==> nickel: inputs <==
// Final_Project
module Final_Project(reset,sw1,sw2,sw3,sw4,FPGA_clk,dot_row,dot0_col,dot1_col,
							out1, out2, out3, out4, out5, out6);
input FPGA_clk;	 
input reset, sw1, sw2, sw3, sw4; 
output [7:0]dot_row, dot0_col, dot1_col;
output [6:0]out1, out2, out3, out4, out5, out6;
reg [3:0]x;	 
reg move_x;	 
reg [1:0]move_y;	 
reg [2:0]y;	 
reg [1:0]gamestate;	 
reg [6:0]timecount;  
reg [6:0]lscore, rscore;
reg [3:0]x_q;
reg [2:0]y_q;
reg [1:0]gamestate_q;
reg [6:0]lscore_q, rscore_q;
wire [7:0]my_plate, enemy_plate; 
wire ballclk;
wire plateclk;
wire timeclk;
wire refreshclk;	
wire dotmatrixclk;
wire goalclk;
wire [7:0]dot_row, dot0_col, dot1_col;
wire [6:0]out1, out2, out3, out4, out5, out6;
dotmatrix DOT(.clk(FPGA_clk), .reset(reset), .en(dotmatrixclk), .gamestate(gamestate_q), .dot_row(dot_row), 
				  .dot0_col(dot0_col), .dot1_col(dot1_col), .my_plate(my_plate),
				  .rscore(rscore_q), .lscore(lscore_q),
  ...
clock: 4.21 ns
lec_check: 0
cap_margin: 20
core_margin: 2
core_utilization: 72
cts_cluster_diameter: 42
max_routing_layer: met4
setup_slack_margin: 1.09
slew_margin: 20
run.sh (not shown) runs the stock make flow with config.mk's settings and CLKGATE_MAP_FILE=.
==> umber: changes against nickel <==
CORE_UTILIZATION = 68   (was 72)
CTS_CLUSTER_DIAMETER = unset   (was 42)
SETUP_SLACK_MARGIN = unset   (was 1.09)
==> violet: changes against nickel <==
ABC_AREA = 1   (was unset)
CORE_UTILIZATION = 68   (was 72)
CTS_CLUSTER_DIAMETER = 210   (was 42)
GPL_TIMING_DRIVEN = 1   (was unset)
HOLD_SLACK_MARGIN = -0.09   (was unset)
SETUP_SLACK_MARGIN = unset   (was 1.09)
TNS_END_PERCENT = 80   (was unset)
==> flow/constraint.sdc (replaced) <==
create_clock -name core_clock -period 4.22 [get_ports {FPGA_clk}]
set_input_delay 0.8440 -clock core_clock [delete_from_list [all_inputs] [get_ports {FPGA_clk}]]
set_output_delay 0.8440 -clock core_clock [all_outputs]
set_load 0.01 [all_outputs]
==> comparison table <==
Outcome: umber complete, but fails checks; nickel aborted with a tool error; violet complete, but fails checks
Last stage reached: umber -; nickel 5_1_grt; violet -
Layout check failures: umber setup timing; nickel -; violet setup timing
Crit path depth: umber 17; nickel -; violet 21
Combinational power: umber 0.491 mW; nickel -; violet 0.564 mW
Critical setup path kind: umber flop to output port; nickel -; violet flop to output port
Gate count of the mapped netlist: umber 2398; nickel 2398; violet 3192
Core area: umber 26000 µm²; nickel 24400 µm²; violet 28500 µm²
Seq/Total Area, Yosys: umber 0.293; nickel 0.293; violet 0.269
Crit Path Max Fanout: umber 5; nickel -; violet 4
Met3 wire length: umber 4590 µm; nickel -; violet 7280 µm
Share of power burned in combinational logic: umber 0.087; nickel -; violet 0.099
Sequential group share of total power: umber 0.447; nickel -; violet 0.444
Area of the die: umber 27700 µm²; nickel 26200 µm²; violet 30100 µm²
TritonRoute pass-1 iters: umber 8; nickel -; violet 12
Fin. max-slew vios: umber 0; nickel -; violet 0
Leakage component of the power: umber 8.15 nW; nickel -; violet 10.4 nW
Count of unresolved DRC violations after routing: umber 0; nickel -; violet 0
Final cell count without fillers: umber 2840; nickel -; violet 3742
Sw Ratio: umber 0.259; nickel -; violet 0.264
Clock tree buffer count of the final layout: umber 36; nickel -; violet 38
Total area of sequential cells: umber 5270 µm²; nickel -; violet 5290 µm²
Sequential cell power: umber 2.53 mW; nickel -; violet 2.53 mW
Worst rel slew slack: umber 0.257; nickel -; violet 0.293
Clock buf/inv share: umber 0.0467; nickel -; violet 0.0404
Crit path arrival time: umber 3690 ps; nickel -; violet 4060 ps
Power Dens Cells: umber 268 nW/µm²; nickel -; violet 243 nW/µm²

---

==> v23: inputs <==
Starting RTL as in the previous note.
Settings: LEC_CHECK=0, ABC_AREA=1, CAP_MARGIN=20, CORE_MARGIN=2, CORE_UTILIZATION=72, CTS_CLUSTER_SIZE=75, SETUP_SLACK_MARGIN=1.25, SLEW_MARGIN=20; clock period 4.78 ns.
==> inputs of v13, as changes to v23 <==
Settings changed: ABC_AREA 1 to unset, CORE_UTILIZATION 72 to 68, CTS_CLUSTER_DIAMETER set to 210, CTS_CLUSTER_SIZE 75 to unset, GPL_TIMING_DRIVEN set to 1, MAX_ROUTING_LAYER set to met4, SETUP_SLACK_MARGIN 1.25 to unset, TNS_END_PERCENT set to 80.
==> flow/constraint.sdc (replaced) <==
create_clock -name core_clock -period 4.86 [get_ports {FPGA_clk}]
set_input_delay 0.9720 -clock core_clock [delete_from_list [all_inputs] [get_ports {FPGA_clk}]]
set_output_delay 0.9720 -clock core_clock [all_outputs]
set_load 0.01 [all_outputs]
==> inputs of v4, as changes to v23 <==
Settings changed: ABC_AREA 1 to unset, CORE_UTILIZATION 72 to 40, CTS_CLUSTER_SIZE 75 to unset, SETUP_SLACK_MARGIN 1.25 to unset.
==> flow/constraint.sdc (replaced) <==
create_clock -name core_clock -period 8.18 [get_ports {FPGA_clk}]
set_input_delay 1.6360 -clock core_clock [delete_from_list [all_inputs] [get_ports {FPGA_clk}]]
set_output_delay 1.6360 -clock core_clock [all_outputs]
set_load 0.01 [all_outputs]
==> summary of the runs <==
- Between v4 and v13, the lower critical path depth is in v13 (gap 2).
- Clock power: v13 is higher than v4 (about 60%).
- Design area: v4 is smaller than v13 (2.0%).
- Worst setup slack: v13 is lower than v4 (1500 ps).
- Of v13 and v4, v13 has the higher via count (gap about 6%, measured against v4).
- Against v23, the area after synthesis of v4 is lower by about 8%.
- v13 finished but fails on negative setup slack. v23 did not get past global routing (GRT-0232). v4 produced a clean layout.
- Die area, highest first: v4, v23, v13.
- Against v13, the routed wire length of v4 is smaller by about 0.9%.
==> figures <==
Die height: v23 169 um; v13 167 um; v4 216 um
Worst vdd ir: v23 -; v13 0.340 mV; v4 0.143 mV
Tool warning count: v23 -; v13 65; v4 62
Critical path capture point: v23 -; v13 out2[0]; v4 out4[6]
Fillers: v23 -; v13 1748; v4 4497
Power share of the sequential group: v23 -; v13 0.453; v4 0.444
Die Outline Area: v23 28500 um^2; v13 27700 um^2; v4 46600 um^2
CTS tree: v23 -; v13 built; v4 built
Instance area at placement: v23 20800 um^2; v13 19000 um^2; v4 19000 um^2
Pwr/cell area: v23 -; v13 236 nW/um^2; v4 147 nW/um^2
Comb pwr share: v23 -; v13 0.089; v4 0.079
Area of combinational cells with multiple inputs: v23 -; v13 12200 um^2; v4 11900 um^2
Result of the run: v23 did not finish; v13 complete, but fails checks; v4 no timing/DRC/antenna violations
Stage where the flow stopped: v23 global routing; v13 -; v4 -
Reasons for failing layout checks: v23 -; v13 negative setup slack; v4 -
Logic gate fraction of the total cell area: v23 -; v13 0.595; v4 0.593
1st-iter DRT viols: v23 -; v13 1853; v4 1512
Clock network fraction of design power: v23 -; v13 0.458; v4 0.477
Clk cell area share: v23 -; v13 0.0468; v4 0.0520
Total power consumption of the routed design: v23 -; v13 4.83 mW; v4 2.94 mW
No activity file was given, so power comes from the tool's default toggle rates.
